build 72:
==> flow/design.v <==
module CORDIC_Stage (
	input clk,
	input rst,
	input sign_in,
	input USE_SIN_in,
	input [7:0] ite,
	input [32:0] arctan_in_1,
	input [32:0] arctan_in_2,
	input [32:0] target_in,
	input [32:0] curr_angle_in,
	input [32:0] x_in,
	input [32:0] y_in,
	output sign_out,
	output USE_SIN_out,
	output [32:0] curr_angle_out,
	output [32:0] x_out,
	output [32:0] y_out,
	output [32:0] target_out
	);
	reg sign;
	reg [32:0] x[0:1];
	reg [32:0] y[0:1];
	reg [32:0] y_tmp[0:3];
	reg [32:0] x_tmp[0:3];
	reg [3:0] count[0:1];
	reg [32:0] current_angle[0:1];
	reg [32:0] atan[0:1];
	reg [32:0] target_q;
	reg USE_SIN_q;
	reg sign_q;
	reg [32:0] x_q;
	reg [32:0] y_q;
	reg [32:0] current_angle_q;
	always @(posedge clk) begin
			sign = sign_in;
			target_q <= target_in;
			USE_SIN_q <= USE_SIN_in;
			count[0] = ite[7:4];
			y_tmp[0] = sign ? y_in : ~y_in+1;
			y_tmp[1] = {y_tmp[0][32], y_tmp[0][31:0]>>count[0]};
			x_tmp[0] = sign ? x_in : ~x_in+1;
			x_tmp[1] = {x_tmp[0][32], x_tmp[0][31:0]>>count[0]};
			x[0] = x_in + y_tmp[1];
			y[0] = x_tmp[1] + y_in;
			atan[0] = sign ? arctan_in_1 : ~arctan_in_1+1;
			current_angle[0] = curr_angle_in + atan[0];
			if (current_angle[0] > target_in) begin
				sign = 1'b0;
			end
			else begin
				sign = 1'b1;
			end
			count[1] = ite[3:0];
			y_tmp[2] = sign ? y[0] : ~y[0]+1;
			y_tmp[3] = {y_tmp[2][32], y_tmp[2][31:0]>>count[1]};
			x_tmp[2] = sign ? x[0] : ~x[0]+1;
			x_tmp[3] = {x_tmp[2][32], x_tmp[2][31:0]>>count[1]};
			x[1] = x[0] + y_tmp[3];
			y[1] = x_tmp[3] + y[0];
			atan[1] = sign ? arctan_in_2 : ~arctan_in_2+1;
			current_angle[1] = current_angle[0] + atan[1];
			if (current_angle[1] > target_in) begin
				sign = 1'b0;
			end
			else begin
				sign = 1'b1;
			end
			sign_q <= sign;
			x_q <= x[1];
			y_q <= y[1];
			current_angle_q <= current_angle[1];
	end
	assign sign_out = sign_q;
	assign curr_angle_out = current_angle_q;
	assign x_out = x_q;
	assign y_out = y_q;
	assign USE_SIN_out = USE_SIN_q;
	assign target_out = target_q;
endmodule
module CORDIC_Top (
    input clk,
    input [31:0] target,
	 output [31:0] cos_x
);
	wire sign_intermediate[0:6];
	wire USE_SIN_intermediate[0:6];
	wire [32:0] angle_intermediate[0:6];
	wire [32:0] x_intermediate[0:6];
	wire [32:0] y_intermediate[0:6];
	wire [32:0] target_intermediate[0:6];
	wire [32:0] arctan[0:13];
	wire [7:0] ite[0:6];
	wire [32:0] x_init = 33'b01;
	wire [32:0] y_init = 33'b001;
	assign arctan[0]  = 33'b000011111010110110111011000000000;
	assign arctan[1]  = 33'b000001111111010101101110101010000;
	assign arctan[2]  = 33'b000000111111111010101011011110000;
	assign arctan[3]  = 33'b000000011111111111010101010111000;
	assign arctan[4]  = 33'b000000001111111111111010101010110;
	assign arctan[5]  = 33'b000000000111111111111111010101011;
	assign arctan[6]  = 33'b000000000011111111111111111010110;
	assign arctan[7]  = 33'b000000000001111111111111111111011;
	assign arctan[8]  = 33'b000000000000111111111111111111111;
	assign arctan[9]  = 33'b000000000000100000000000000000000;
	assign arctan[10] = 33'b000000000000010000000000000000000;
	assign arctan[11] = 33'b000000000000001000000000000000000;
	assign arctan[12] = 33'b000000000000000100000000000000000;
	assign arctan[13] = 33'b000000000000000010000000000000000;
	assign ite[0]  = 8'b00100011;
	assign ite[1]  = 8'b01000101;
	assign ite[2]  = 8'b01100111;
	assign ite[3]  = 8'b10001001;
	assign ite[4]  = 8'b10101011;
	assign ite[5]  = 8'b11001101;
	assign ite[6]  = 8'b11101111;
	reg init_sign;
	reg USE_SIN;
	wire [32:0] init_angle = 33'b000111011010110001100111000000000;
	reg [32:0] ext_target;
	reg [32:0] fin_target;
	always @* begin
		ext_target = { 1'b0 , target};
		USE_SIN = 0;
		if (ext_target > init_angle) begin
			if (ext_target > 33'b00111) begin
				fin_target = 33'b011001001000011111101101010100010 + (~ext_target + 1);
				init_sign = 1;
				USE_SIN = 1;
			end else begin
				init_sign = 1;
				fin_target = ext_target;
			end
		end
		else begin
			init_sign = 0;
			fin_target = ext_target;
		end
	end
	CORDIC_Stage stage1(
		 .clk(clk),
		 .sign_in(init_sign),
		 .USE_SIN_in(USE_SIN),
		 .ite(ite[0]),
		 .target_in(fin_target),
		 .arctan_in_1(arctan[0]),
		 .arctan_in_2(arctan[1]),
		 .curr_angle_in(init_angle),
		 .x_in(x_init),
		 .y_in(y_init),
		 .sign_out(sign_intermediate[0]),
		 .curr_angle_out(angle_intermediate[0]),
		 .x_out(x_intermediate[0]),
		 .y_out(y_intermediate[0]),
		 .target_out(target_intermediate[0]),
		 .USE_SIN_out(USE_SIN_intermediate[0])
	);
	CORDIC_Stage stage2(
		 .clk(clk),
		 .sign_in(sign_intermediate[0]),
		 .USE_SIN_in(USE_SIN_intermediate[0]),
		 .ite(ite[1]),
		 .target_in(target_intermediate[0]),
		 .arctan_in_1(arctan[2]),
		 .arctan_in_2(arctan[3]),
		 .curr_angle_in(angle_intermediate[0]),
		 .x_in(x_intermediate[0]),
		 .y_in(y_intermediate[0]),
		 .sign_out(sign_intermediate[1]),
		 .curr_angle_out(angle_intermediate[1]),
		 .x_out(x_intermediate[1]),
		 .y_out(y_intermediate[1]),
		 .target_out(target_intermediate[1]),
		 .USE_SIN_out(USE_SIN_intermediate[1])
	);
	CORDIC_Stage stage3(
		 .clk(clk),
		 .sign_in(sign_intermediate[1]),
		 .USE_SIN_in(USE_SIN_intermediate[1]),
		 .ite(ite[2]),
		 .target_in(target_intermediate[1]),
		 .arctan_in_1(arctan[4]),
		 .arctan_in_2(arctan[5]),
		 .curr_angle_in(angle_intermediate[1]),
		 .x_in(x_intermediate[1]),
		 .y_in(y_intermediate[1]),
		 .sign_out(sign_intermediate[2]),
		 .curr_angle_out(angle_intermediate[2]),
		 .x_out(x_intermediate[2]),
		 .y_out(y_intermediate[2]),
		 .target_out(target_intermediate[2]),
		 .USE_SIN_out(USE_SIN_intermediate[2])
	);
	CORDIC_Stage stage4(
		 .clk(clk),
		 .sign_in(sign_intermediate[2]),
		 .USE_SIN_in(USE_SIN_intermediate[2]),
		 .ite(ite[3]),
		 .target_in(target_intermediate[2]),
		 .arctan_in_1(arctan[6]),
		 .arctan_in_2(arctan[7]),
		 .curr_angle_in(angle_intermediate[2]),
		 .x_in(x_intermediate[2]),
		 .y_in(y_intermediate[2]),
		 .sign_out(sign_intermediate[3]),
		 .curr_angle_out(angle_intermediate[3]),
		 .x_out(x_intermediate[3]),
		 .y_out(y_intermediate[3]),
		 .target_out(target_intermediate[3]),
		 .USE_SIN_out(USE_SIN_intermediate[3])
	);
	CORDIC_Stage stage5(
		 .clk(clk),
		 .sign_in(sign_intermediate[3]),
		 .USE_SIN_in(USE_SIN_intermediate[3]),
		 .ite(ite[4]),
		 .target_in(target_intermediate[3]),
		 .arctan_in_1(arctan[8]),
		 .arctan_in_2(arctan[9]),
		 .curr_angle_in(angle_intermediate[3]),
		 .x_in(x_intermediate[3]),
		 .y_in(y_intermediate[3]),
		 .sign_out(sign_intermediate[4]),
		 .curr_angle_out(angle_intermediate[4]),
		 .x_out(x_intermediate[4]),
		 .y_out(y_intermediate[4]),
		 .target_out(target_intermediate[4]),
		 .USE_SIN_out(USE_SIN_intermediate[4])
	);
	CORDIC_Stage stage6(
		 .clk(clk),
		 .sign_in(sign_intermediate[4]),
		 .USE_SIN_in(USE_SIN_intermediate[4]),
		 .ite(ite[5]),
		 .target_in(target_intermediate[4]),
		 .arctan_in_1(arctan[10]),
		 .arctan_in_2(arctan[11]),
		 .curr_angle_in(angle_intermediate[4]),
		 .x_in(x_intermediate[4]),
		 .y_in(y_intermediate[4]),
		 .sign_out(sign_intermediate[5]),
		 .curr_angle_out(angle_intermediate[5]),
		 .x_out(x_intermediate[5]),
		 .y_out(y_intermediate[5]),
		 .target_out(target_intermediate[5]),
		 .USE_SIN_out(USE_SIN_intermediate[5])
	);
	CORDIC_Stage stage7(
		 .clk(clk),
		 .sign_in(sign_intermediate[5]),
		 .USE_SIN_in(USE_SIN_intermediate[5]),
		 .ite(ite[6]),
		 .target_in(target_intermediate[5]),
		 .arctan_in_1(arctan[12]),
		 .arctan_in_2(arctan[13]),
		 .curr_angle_in(angle_intermediate[5]),
		 .x_in(x_intermediate[5]),
		 .y_in(y_intermediate[5]),
		 .sign_out(sign_intermediate[6]),
		 .curr_angle_out(angle_intermediate[6]),
		 .x_out(x_intermediate[6]),
		 .y_out(y_intermediate[6]),
		 .target_out(target_intermediate[6]),
		 .USE_SIN_out(USE_SIN_intermediate[6])
	);
	wire [31:0] K = 32'b01101101111011001010110110001011;
	wire [31:0] done;
	assign done = USE_SIN_intermediate[6] ? y_intermediate[6][31:0] : x_intermediate[6][31:0];
	assign cos_x = done*K;
endmodule
Settings: LEC_CHECK=0, ABC_AREA=1, CAP_MARGIN=10, CELL_PAD_IN_SITES_DETAIL_PLACEMENT=1, CELL_PAD_IN_SITES_GLOBAL_PLACEMENT=1, CORE_ASPECT_RATIO=0.68, CORE_MARGIN=10, CORE_UTILIZATION=27, GPL_ROUTABILITY_DRIVEN=0, HOLD_SLACK_MARGIN=0.12, MAX_ROUTING_LAYER=met4, SLEW_MARGIN=40, TNS_END_PERCENT=15; clock period 17.3 ns.
run.sh (not shown) runs the stock make flow with config.mk's settings and CLKGATE_MAP_FILE=.
Build 72 ended with every stage complete and zero timing, DRC or antenna violations.
Modified inputs, build 53 compared to build 72
==> flow/config.mk <==
export PLATFORM = sky130hd
export DESIGN_NAME = CORDIC_Top
export DESIGN_NICKNAME = CORDIC_Top
export VERILOG_FILES = /design/flow/design.v
export SDC_FILE = /design/flow/constraint.sdc
export NUM_CORES = 4
export LEC_CHECK = 0
export CAP_MARGIN = 20
export CORE_MARGIN = 2
export CORE_UTILIZATION = 72
export PLACE_DENSITY = 0.35
export SETUP_SLACK_MARGIN = 2.44
export SLEW_MARGIN = 20
==> flow/constraint.sdc <==
create_clock -name core_clock -period 9.45 [get_ports {clk}]
set_input_delay 1.8900 -clock core_clock [delete_from_list [all_inputs] [get_ports {clk}]]
set_output_delay 1.8900 -clock core_clock [all_outputs]
set_load 0.01 [all_outputs]
FAIL build 53 @ 5_1_grt: tool exited with error
In build 53, the post-CTS setup buffer count came out 216 above the value in build 72.
Between build 72 and build 53, the difference in summed standard-cell area reported by yosys is negligible.
For post-synth net total, dividing the value from build 72 by the value from build 53 gives 1.10.
The area after synthesis of build 72 and that of build 53 are within noise of each other.
diff inputs: build 53 => build 21
--- a/flow/config.mk
+++ b/flow/config.mk
@@ -9,5 +9,3 @@
 export CORE_MARGIN = 2
-export CORE_UTILIZATION = 72
-export PLACE_DENSITY = 0.35
-export SETUP_SLACK_MARGIN = 2.44
+export CORE_UTILIZATION = 25
 export SLEW_MARGIN = 20
==> flow/constraint.sdc <==
create_clock -name core_clock -period 15.5 [get_ports {clk}]
set_input_delay 3.1000 -clock core_clock [delete_from_list [all_inputs] [get_ports {clk}]]
set_output_delay 3.1000 -clock core_clock [all_outputs]
set_load 0.01 [all_outputs]
Notes after the runs:
Build 21 | stages: all done | timing, DRC, antenna: all pass
Build 21: post-CTS setup-driven buffer insertion count 216 below build 53
Summary — starting utilization of the core area, build 21 relative to build 53: lower, by 48 points.
Build 21 -> build 53: mapped cell area delta 0, exact match
Number of I/O pins of build 21 is on par with build 53.
Summary of build 21 over build 53: number of placed instances with taps included climbed 2039; die area climbed 160000 um2.
Quantity of gates resized following cts delta for build 21 relative to build 53: 361 lower
Build 21 vs build 53, detailed-placement wirelength estimate went up by 0.61%.
Area fraction in full adders, half adders and majority gates came out exactly the same in build 53 and build 21.
Note that the die height recorded for build 53 amounts to 0.59 times the value seen in build 21.
When the final numbers for build 53 and build 21 were put side by side, the worst-case setup slack after placement turned out to be greater in build 21.
Relative to build 21, the following input files were edited for build 46:
--- a/flow/config.mk
+++ b/flow/config.mk
@@ -9,3 +9,5 @@
 export CORE_MARGIN = 2
-export CORE_UTILIZATION = 25
+export CORE_UTILIZATION = 66
+export CTS_CLUSTER_SIZE = 51
+export SETUP_SLACK_MARGIN = 1.73
 export SLEW_MARGIN = 20
==> flow/constraint.sdc <==
create_clock -name core_clock -period 6.73 [get_ports {clk}]
set_input_delay 1.3460 -clock core_clock [delete_from_list [all_inputs] [get_ports {clk}]]
set_output_delay 1.3460 -clock core_clock [all_outputs]
set_load 0.01 [all_outputs]
Between build 46 and build 21, horizontal die dimension is lower for build 46, build 21 comes in above that.
Build 46 against build 21: final HPWL from detailed placement went up by about 20%, area figure in the yosys stat output closely matched the old numbers, total number of H-tree levels moved down, die height went down by about 40%.
Build 46 | ERROR | 5_1_grt
The inputs of build 63 differ from those of build 46 as listed below.
--- a/flow/config.mk
+++ b/flow/config.mk
@@ -9,5 +9,3 @@
 export CORE_MARGIN = 2
-export CORE_UTILIZATION = 66
-export CTS_CLUSTER_SIZE = 51
-export SETUP_SLACK_MARGIN = 1.73
+export CORE_UTILIZATION = 40
 export SLEW_MARGIN = 20
==> flow/constraint.sdc <==
create_clock -name core_clock -period 5.56 [get_ports {clk}]
set_input_delay 1.1120 -clock core_clock [delete_from_list [all_inputs] [get_ports {clk}]]
set_output_delay 1.1120 -clock core_clock [all_outputs]
set_load 0.01 [all_outputs]
--- outcome ---
- Nothing crashed in build 63 and all stages finished; the problem is that the final layout failed, the offending checks being negative setup slack.
- Build 63 vs. build 46: post-CTS resize count lost 289; number of cells in the design after placement grew by 15%; overall die height went up; synthesized-area fraction occupied by xor and xnor cells ~0 delta; synthesized cell count closely matched the old numbers.
- Floorplan row count ended up 32 higher on build 63 than on build 46.
- Summary of build 63 over build 46: post-DP HPWL climbed about 1.4%, die area has increased.
Here is what was changed in the inputs of build 69 compared with build 63.
--- a/flow/config.mk
+++ b/flow/config.mk
@@ -9,3 +9,5 @@
 export CORE_MARGIN = 2
-export CORE_UTILIZATION = 40
+export CORE_UTILIZATION = 72
+export CTS_CLUSTER_SIZE = 43
+export SETUP_SLACK_MARGIN = -0.57
 export SLEW_MARGIN = 20
==> flow/constraint.sdc <==
create_clock -name core_clock -period 7.14 [get_ports {clk}]
set_input_delay 1.4280 -clock core_clock [delete_from_list [all_inputs] [get_ports {clk}]]
set_output_delay 1.4280 -clock core_clock [all_outputs]
set_load 0.01 [all_outputs]
Results
4_1_cts: build 69 exited with error
Reported for build 69 and build 63, share of synthesized cell area in and, or, nand and nor gates turned out identical to the last digit.
Core box area (build 69 over build 63): decrease, 45%
Between build 69 and build 63, it is build 69 whose instance count after placement with tap cells included is lower, by 15%.
Build 69 — die boundary height 99 um lower, build 63 as reference
From build 63 to build 69 the numbers moved as follows: multiplexer share of the synthesized area held steady; full die area now smaller; instance count of the mapped netlist has remained practically unchanged; worst-case setup slack after placement moved up; final weighted congestion in routability-driven placement increased by 0.091 relative to the old numbers.
Site row count for build 69: 37 down relative to build 63
